// multiply_n_divide_top
module multiply_n_divide_top(clk, reset, a_in, b_in, m_d, start, result, ready);
Settings: LEC_CHECK=0, CAP_MARGIN=15, CORE_MARGIN=2, CORE_UTILIZATION=72, CTS_CLUSTER_DIAMETER=351, CTS_CLUSTER_SIZE=40, HOLD_SLACK_MARGIN=-0.09, SETUP_SLACK_MARGIN=-0.16, SLEW_MARGIN=20; clock period 3.16 ns.
run.sh (not shown) runs the stock make flow with config.mk's settings and CLKGATE_MAP_FILE=.
The first run failed in global routing (5_1_grt).
Next try:
- CAP_MARGIN: 15 -> 20
- CORE_UTILIZATION: 72 -> 66
- CTS_CLUSTER_DIAMETER: 351 -> not set
- CTS_CLUSTER_SIZE: 40 -> not set
- HOLD_SLACK_MARGIN: -0.09 -> not set
- SETUP_SLACK_MARGIN: -0.16 -> not set
- clock period: 3.16 -> 2.36 ns (I/O delays scaled with it)
Outcome: This time the run aborted during clock tree synthesis (4_1_cts). Synthesized cell count stays the same. Die size came out higher by a little under a tenth. Synthesized area stays the same.

========
raven:
Starting RTL as in the previous note.
// multiply_n_divide_top
module multiply_n_divide_top(clk, reset, a_in, b_in, m_d, start, result, ready);
Settings: LEC_CHECK=0, CAP_MARGIN=20, CORE_MARGIN=2, CORE_UTILIZATION=40, SLEW_MARGIN=20; clock period 4.5 ns.
Edits applied to the flow inputs when going from raven to tundra:
diff --git a/flow/config.mk b/flow/config.mk
--- a/flow/config.mk
+++ b/flow/config.mk
@@ -6,6 +6,15 @@
 export NUM_CORES = 4
 export LEC_CHECK = 0
-export CAP_MARGIN = 20
-export CORE_MARGIN = 2
+export ABC_AREA = 1
+export CAP_MARGIN = 35
+export CELL_PAD_IN_SITES_DETAIL_PLACEMENT = 2
+export CELL_PAD_IN_SITES_GLOBAL_PLACEMENT = 1
+export CORE_MARGIN = 10
 export CORE_UTILIZATION = 40
+export GPL_TIMING_DRIVEN = 0
+export HOLD_SLACK_MARGIN = 0.26
+export MAX_ROUTING_LAYER = met5
+export PLACE_DENSITY_LB_ADDON = 0.2
+export SETUP_SLACK_MARGIN = -0.0
 export SLEW_MARGIN = 20
+export TNS_END_PERCENT = 80
--- outcome ---
- tundra is listed as incomplete: the tool reported an error in detailed placement and the run ended there.
- Going from raven to tundra, the synthesis area per yosys was found to have gone up by 0.0042 mm².
- Die boundary width | tundra above raven
- [compare] base=raven new=tundra: weighted congestion reported at the end of routability-driven placement picked up an extra about 14%, area of the core increased by 25% relative to the old numbers.
- Of tundra and raven, the run reporting the lower adder and majority cell fraction of the synthesized area was tundra.
- Die size: tundra exceeds raven
- In tundra relative to raven, area after synthesis had gone up by more than 10%.
- On synthesized cell count: tundra sits above raven.
- Of tundra and raven, raven shows the lower area share of and/or/nand/nor cells after synthesis, with tundra above it.

========
The RTL this note starts from:
==> flow/design.v <==
module alu(alu_out, multiply_top_in, divide_top_in, multiplicand_or_divider_in, sel);  
    input [64:0] multiply_top_in;  
    input [64:0] divide_top_in;  
    input [64:0] multiplicand_or_divider_in;  
    input sel;  
    output [64:0] alu_out;  
    wire [64:0] sum;  
    wire [64:0] diff;  
    assign sum = multiplicand_or_divider_in + multiply_top_in;
    assign diff = divide_top_in - multiplicand_or_divider_in;
    assign alu_out = sel ? sum : diff;
endmodule
module control(clk, reset, start, m_d, data_in, alu_sel, ready, wr, initial_wr, sh_right, sh_left);  
    input clk, reset, start, m_d;  
    input [1:0] data_in;  
    output ready, wr, initial_wr, sh_right, sh_left, alu_sel;  
    wire ready_check;
    wire wr_check;
    wire initial_wr_check;
    wire sh_right_check;
    wire sh_left_check;
    wire mul_wr;
    wire div_wr;
    reg [1:0] state;
    reg [9:0] counter;
    always @(posedge clk) begin
        if (reset) begin  
            state <= 2'd0;
            counter <= 10'd0;
        end
        else begin  
            case (state)  
                2'b00: begin  
                    if (start == 1) state <= 2'b01;  
                end
                2'b01: begin  
                    counter <= 0;  
                    state <= 2'b10;  
                end
                2'b10: begin  
                    if (counter == 63) state <= 2'b00;  
                    counter <= counter + 1;  
                end
            endcase
        end
    end
    assign alu_sel = m_d;  
    assign mul_wr = data_in[0] && m_d;  
    assign div_wr = !(data_in[1] || m_d);  
    assign wr_check = (state == 2'b10) && (mul_wr || div_wr);  
    assign wr = wr_check ? 1 : 0;  
    assign initial_wr_check = (state == 2'b01);  
    assign initial_wr = initial_wr_check ? 1 : 0;  
    assign sh_right_check = (state == 2'b10) && m_d;  
    assign sh_right = sh_right_check ? 1 : 0;  
    assign sh_left_check = (state == 2'b10) && (!m_d);  
    assign sh_left = sh_left_check ? 1 : 0;  
    assign ready_check = (state == 2'b00);  
    assign ready = ready_check ? 1 : 0;  
endmodule
module multiplicand_n_divider_register(clk, reset, data_in, data_out);
    input [63:0] data_in;  
    input clk, reset;  
    output [63:0] data_out;  
    reg [63:0] mul_div_reg;  
    always @(posedge clk) begin
        if (reset)  
            mul_div_reg <= 64'd0;  
        else 
            mul_div_reg <= data_in;  
    end
    assign data_out = mul_div_reg;
endmodule
module result_register(clk, reset, data_in, wr, initial_data_in, initial_wr, sh_right, sh_left, result);
    input [64:0] data_in;  
    input [63:0] initial_data_in;  
    input clk, reset, wr, initial_wr, sh_right, sh_left;  
    output [128:0] result;  
    reg [128:0] result_reg;  
    always @(posedge clk) begin
        if (reset)  
            result_reg <= 129'd0;  
        else begin
            if (initial_wr == 1)  
                result_reg <= {65'd0, initial_data_in};  
            else begin
                if (wr && sh_right)  
                    result_reg <= {1'd0, data_in, result_reg[63:1]}; 
                else if (wr && sh_left)  
                    result_reg <= {data_in, result_reg[62:0], 1'b1};
                else if (sh_right)  
                    result_reg <= {1'd0, result_reg[128:1]};
                else if (sh_left)  
                    result_reg <= {result_reg[127:0], 1'b0};
            end
        end
    end
    assign result = result_reg;
endmodule
module multiply_n_divide_top(clk, reset, a_in, b_in, m_d, start, result, ready);
    input [63:0] a_in, b_in;  
    input clk, reset, start, m_d;  
    output ready;  
    output [128:0] result;  
    wire [63:0] mul_div_reg_out;  
    wire [64:0] alu_out;  
    wire [128:0] res_reg_out;  
    wire control_wr;  
    wire control_initial_wr;  
    wire control_sh_right;  
    wire control_alu_sel;  
    wire control_sh_left;  
    multiplicand_n_divider_register mndr1(
        .clk(clk),
        .reset(reset),
        .data_in(b_in),
        .data_out(mul_div_reg_out)
    );
    alu alu1(
        .multiply_top_in(res_reg_out[128:64]),
        .divide_top_in(res_reg_out[127:63]),
        .multiplicand_or_divider_in({1'b0,mul_div_reg_out}),
        .sel(control_alu_sel),
        .alu_out(alu_out)
    );
    result_register resr1(
        .clk(clk),
        .reset(reset),
        .data_in(alu_out),
        .wr(control_wr),
        .initial_data_in(a_in),
        .initial_wr(control_initial_wr),
        .sh_right(control_sh_right),
        .sh_left(control_sh_left),
        .result(res_reg_out)
    );
    control cu1(
        .clk(clk),
        .reset(reset),
        .start(start),
        .m_d(m_d),
        .data_in({alu_out[64], res_reg_out[0]}),
        .alu_sel(control_alu_sel),
        .ready(ready),
        .wr(control_wr),
        .initial_wr(control_initial_wr),
        .sh_right(control_sh_right),
        .sh_left(control_sh_left)
    );
    assign result = res_reg_out;
endmodule
Settings: LEC_CHECK=0, CAP_MARGIN=15, CORE_MARGIN=2, CORE_UTILIZATION=71, CTS_CLUSTER_SIZE=40, SETUP_SLACK_MARGIN=0.89, SLEW_MARGIN=20; clock period 3.36 ns.
The starting point ended with an error in 4_1_cts.
Edit:
- CAP_MARGIN: 15 -> 20
- CORE_UTILIZATION: 71 -> 70
- CTS_CLUSTER_DIAMETER: unset -> 203
- CTS_CLUSTER_SIZE: 40 -> 37
- MAX_ROUTING_LAYER: unset -> met4
- SETUP_SLACK_MARGIN: 0.89 -> unset
- TNS_END_PERCENT: unset -> 5
- clock period: 3.36 -> 3.03 ns (I/O delays scaled with it)
The new run stopped in 5_1_grt.
Synthesized cell count is unchanged.
Synthesized area is unchanged.
Die area went up by 1.4%.
Edit:
- CORE_UTILIZATION: 70 -> 38
- CTS_CLUSTER_DIAMETER: 203 -> unset
- CTS_CLUSTER_SIZE: 37 -> unset
- MAX_ROUTING_LAYER: met4 -> unset
- TNS_END_PERCENT: 5 -> unset
- clock period: 3.03 -> 4.16 ns (I/O delays scaled with it)
- The new run went through all stages and came out clean
- die size rose by well over a third
- synthesized area does not change
- synthesized cell count is unchanged
Edit:
- CORE_UTILIZATION: 38 -> 70
- CTS_CLUSTER_SIZE: unset -> 37
- MAX_ROUTING_LAYER: unset -> met4
- clock period: 4.16 -> 3.54 ns (I/O delays scaled with it)
=> With this change the flow finished but fails on negative setup slack; critical path depth is unchanged; count of clock-buffer cells in the layout decreases by 6; combinational power came out higher by a quarter to a third; synthesized area stays the same; maximum frequency hardly moves; power grows by about a fifth; final area increases by a few percent; wire length came out higher by roughly a tenth.
Edit:
- CTS_CLUSTER_DIAMETER: unset -> 41
- PLACE_DENSITY: unset -> 0.65
- SETUP_SLACK_MARGIN: unset -> 0.19
Now the flow ended with an error in 5_1_grt, error GRT-0232; synthesized area stays the same; die size is unchanged; synthesized cell count is unchanged.
Edit:
- CORE_UTILIZATION: 70 -> 40
- CTS_CLUSTER_DIAMETER: 41 -> unset
- CTS_CLUSTER_SIZE: 37 -> unset
- MAX_ROUTING_LAYER: met4 -> unset
- PLACE_DENSITY: 0.65 -> unset
- PLACE_DENSITY_LB_ADDON: unset -> 0.14
- SETUP_SLACK_MARGIN: 0.19 -> unset
- clock period: 3.54 -> 7.02 ns (I/O delays scaled with it)
=> The new run passed the timing, DRC and antenna checks; die size goes up by well over a third; synthesized area does not change; synthesized cell count is unchanged.

========
// multiply_n_divide_top: RTL as listed in full above, without the edits since
==> flow/config.mk <==
export PLATFORM = sky130hd
export DESIGN_NAME = multiply_n_divide_top
export DESIGN_NICKNAME = multiply_n_divide_top
export VERILOG_FILES = /design/flow/design.v
export SDC_FILE = /design/flow/constraint.sdc
export NUM_CORES = 4
export LEC_CHECK = 0
export CAP_MARGIN = 20
export CORE_MARGIN = 2
export CORE_UTILIZATION = 69
export PLACE_DENSITY = 0.41
export SLEW_MARGIN = 20
==> flow/constraint.sdc <==
create_clock -name core_clock -period 3.11 [get_ports {clk}]
set_input_delay 0.6220 -clock core_clock [delete_from_list [all_inputs] [get_ports {clk}]]
set_output_delay 0.6220 -clock core_clock [all_outputs]
set_load 0.01 [all_outputs]
The baseline failed in global routing with GRT-0116.
Then changed:
Settings changed: CORE_UTILIZATION 69 to 40, PLACE_DENSITY 0.41 to default.
Clock period 3.11 ns to 4.16 ns, I/O delays scaled along.
What happened: The new run ran to the end with no violations. Synthesized area does not change. Die area increases by 70%. Synthesized cell count stays the same.
Power is estimated from default activity; no workload was simulated.
